==> v21 <==
## riscv_core
module riscv_core(
    input           sys_clk         ,
    input           sys_rst_n       ,
    output  reg     led_test        ,
    output          iram_cs         ,
    output  [11:0]  iram_addr       ,
    input   [31:0]  iram_rdata      ,
    output          dram_cs         ,
    output  [3:0]   dram_we         ,
    output  [11:0]  dram_addr       ,
    output  [31:0]  dram_wdata      ,
    input   [31:0]  dram_rdata      
);
reg     [31:0]  PC                          ;
wire    [31:0]  alu_add4_data               ; 
wire    [31:0]  pc_mux_data                 ;
wire    [31:0]  alu_imm_data                ;
wire    [31:0]  instruct_data               ;
wire    [31:0]  PC_line2_out                ;
wire    [31:0]  instruct_data_line2_out     ;
wire    [6:0]   instruct_op                 ;
wire    [2:0]   instruct_func3              ;
wire            ctrl_mux_sel                ;
wire            if_flush                    ;
wire            pc_mux_sel                  ;
wire            pc_stop                     ;
wire    [1:0]   imm_add_data0_sel           ;
wire    [1:0]   rd_data_sel                 ;
wire            rd_addr_sel                 ;
wire            reg_wr_imm                  ;
wire            reg_wr_wb                   ;
wire            mem2reg_sel                 ;
wire    [1:0]   exAlu_op                    ;
wire            mem_wr                      ;
wire            mem_rd                      ;
wire    [2:0]   mem_op                      ;
wire            exAlu_data1_sel             ;
wire            ctrl_mux_reg_wr             ;
wire            ctrl_mux_mem2reg_sel        ;
wire    [1:0]   ctrl_mux_exAlu_op           ;
wire            ctrl_mux_mem_wr             ;
wire            ctrl_mux_mem_rd             ;
wire    [2:0]   ctrl_mux_mem_op             ;
wire            ctrl_mux_exAlu_data1_sel    ;
wire    [4:0]   rs_reg1_addr                ;  
wire    [4:0]   rs_reg2_addr                ;  
wire    [31:0]  rs_reg1_rdata               ;
wire    [31:0]  rs_reg2_rdata               ;
wire    [31:0]  rd_wdata_mux                ;
wire    [4:0]   rd_addr_mux                 ;
wire            reg_wr_mux                  ;
wire    [31:0]  imm_gen_data                ;
wire    [3:0]   instruct_alu_ctrl           ;
wire    [4:0]   instruct_reg_wb_addr        ;
  ...
Settings: LEC_CHECK=0, ABC_AREA=1, CAP_MARGIN=20, CELL_PAD_IN_SITES_DETAIL_PLACEMENT=0, CELL_PAD_IN_SITES_GLOBAL_PLACEMENT=0, CORE_ASPECT_RATIO=0.5, CORE_MARGIN=2, CORE_UTILIZATION=72, CTS_CLUSTER_DIAMETER=348, CTS_CLUSTER_SIZE=55, GPL_ROUTABILITY_DRIVEN=1, PLACE_DENSITY=0.37, SETUP_SLACK_MARGIN=1.03, SLEW_MARGIN=20; clock period 3.48 ns.
run.sh (not shown) runs the stock make flow with config.mk's settings and CLKGATE_MAP_FILE=.
==> inputs of v5, as changes to v21 <==
- CTS_CLUSTER_DIAMETER: 348 -> 400
- CTS_CLUSTER_SIZE: 55 -> 94
- PLACE_DENSITY: 0.37 -> 0.35
==> inputs of v11, as changes to v21 <==
- ABC_AREA: 1 -> unset
- CELL_PAD_IN_SITES_DETAIL_PLACEMENT: 0 -> 1
- CELL_PAD_IN_SITES_GLOBAL_PLACEMENT: 0 -> 1
- CORE_ASPECT_RATIO: 0.5 -> unset
- CORE_UTILIZATION: 72 -> 30
- CTS_CLUSTER_DIAMETER: 348 -> unset
- CTS_CLUSTER_SIZE: 55 -> unset
- PLACE_DENSITY: 0.37 -> 0.45
- SETUP_SLACK_MARGIN: 1.03 -> unset
==> flow/constraint.sdc (replaced) <==
create_clock -name core_clock -period 10.0 [get_ports {sys_clk}]
set_input_delay 2.0000 -clock core_clock [delete_from_list [all_inputs] [get_ports {sys_clk}]]
set_output_delay 2.0000 -clock core_clock [all_outputs]
set_load 0.01 [all_outputs]
==> summary of the runs <==
v5 failed in 5_1_grt, error GRT-0116. v11 went through all stages and came out clean. v21 aborted during 4_1_cts on DPL-0033.
Synthesized cell count is the same in v5 and v21.
Die area is the same in v5 and v21.
Between v5 and v11, the lower area after synthesis is in v11 (gap about 5%, measured against v11).


==> build 25 <==
Starting RTL as in the previous note.
Settings: LEC_CHECK=0, ABC_AREA=0, CAP_MARGIN=40, CELL_PAD_IN_SITES_DETAIL_PLACEMENT=1, CELL_PAD_IN_SITES_GLOBAL_PLACEMENT=1, CORE_MARGIN=2, CORE_UTILIZATION=65, GPL_ROUTABILITY_DRIVEN=1, GPL_TIMING_DRIVEN=0, MIN_ROUTING_LAYER=met2, SETUP_SLACK_MARGIN=1.94, SLEW_MARGIN=20, TNS_END_PERCENT=10; clock period 11.0 ns.
==> trial 29: changes against build 25 <==
ABC_AREA = unset   (was 0)
CAP_MARGIN = 20   (was 40)
CORE_UTILIZATION = 30   (was 65)
HOLD_SLACK_MARGIN = -0.1   (was unset)
MAX_ROUTING_LAYER = met4   (was unset)
MIN_ROUTING_LAYER = unset   (was met2)
PLACE_DENSITY = 0.45   (was unset)
SETUP_SLACK_MARGIN = unset   (was 1.94)
SLEW_MARGIN = 10   (was 20)
TNS_END_PERCENT = unset   (was 10)
==> flow/constraint.sdc (replaced) <==
create_clock -name core_clock -period 10.0 [get_ports {sys_clk}]
set_input_delay 2.0000 -clock core_clock [delete_from_list [all_inputs] [get_ports {sys_clk}]]
set_output_delay 2.0000 -clock core_clock [all_outputs]
set_load 0.01 [all_outputs]
==> build 45: changes against build 25 <==
ABC_AREA = 1   (was 0)
CAP_MARGIN = 10   (was 40)
CELL_PAD_IN_SITES_DETAIL_PLACEMENT = 0   (was 1)
CELL_PAD_IN_SITES_GLOBAL_PLACEMENT = 0   (was 1)
CORE_UTILIZATION = 72   (was 65)
GPL_TIMING_DRIVEN = unset   (was 0)
MIN_ROUTING_LAYER = met1   (was met2)
TNS_END_PERCENT = 100   (was 10)
==> flow/constraint.sdc (replaced) <==
create_clock -name core_clock -period 6.68 [get_ports {sys_clk}]
set_input_delay 1.3360 -clock core_clock [delete_from_list [all_inputs] [get_ports {sys_clk}]]
set_output_delay 1.3360 -clock core_clock [all_outputs]
set_load 0.01 [all_outputs]
==> flow_summary.yaml <==
# yosys + openroad results
place:
  port_buffers: 128
  place_ws_ns: 0.611
  dp.final_hpwl_um: 253000
  place_area_mm2: 0.0815
  place_congestion: 1.23
synthesis:
  yosys-stat-cells: 10500
  ys_seq_share_pct: 42.8
  topCombFamilyByArea: "simple AND/OR/NAND/NOR gates"
  common_cells: "nand2_1 (2748), inv_1 (1382), dfrtp_1 (1331), o21ai_0 (999), o22ai_1 (671)"
  synth_nets: 10700
  synth_cell_types: 67
  syn-cell-area_mm2: 0.0778
  synth.most_common_cell: "nand2_1"
  mux_share_pct: 0
  ys_sh_adder_pct: 2.70
  synthCells: 10500
status:
  status: "aborted with a tool error"
  stop_stage: "global routing"
  error: "[ERROR GRT-0232] Routing congestion too high. Check the congestion heatmap in the GUI."
floorplanning:
  dieWidth_um: 333
That was build 45.
==> flow_summary.yaml <==
# yosys + openroad results
place:
  dp.final_hpwl_um: 509000
  place_area_mm2: 0.0862
  port_buffers: 126
  place_congestion: 1.09
floorplanning:
  dieWidth_um: 500
worst_setup_path:
  start_kind: "primary input"
sta:
  finalSetupViolCount: 0
synthesis:
  synth_nets: 8431
  synth_cell_types: 91
  mux_share_pct: 3.53
  topCombFamilyByArea: "AND-OR/OR-AND gates"
  yosys-stat-cells: 8199
  synth.most_common_cell: "dfrtp_1"
  ys_seq_share_pct: 45.1
  synthCells: 8199
  ys_sh_xor_pct: 1.56
  common_cells: "dfrtp_1 (1331), nor2_1 (1134), a21oi_1 (1024), clkbuf_1 (668), nand2_1 (517)"
  syn-cell-area_mm2: 0.0739
status:
  status: "no timing/DRC/antenna violations"
detailed_routing:
  route.met3.wl_um: 89600
That was trial 29.
==> flow_summary.yaml <==
# yosys + openroad results
place:
  port_buffers: 126
  place_ws_ns: 1.41
synthesis:
  syn-cell-area_mm2: 0.0739
  mux_share_pct: 3.53
  yosys-stat-cells: 8199
  ys_sh_adder_pct: 2.84
  ys_seq_share_pct: 45.1
  common_cells: "dfrtp_1 (1331), nor2_1 (1134), a21oi_1 (1024), clkbuf_1 (668), nand2_1 (517)"
  synth_cell_types: 91
  synthCells: 8199
  synth.most_common_cell: "dfrtp_1"
status:
  status: "aborted with a tool error"
  stop_stage: "clock tree synthesis"
  error: "[ERROR DPL-0033] detailed placement checks failed during check placement."
That was build 25.
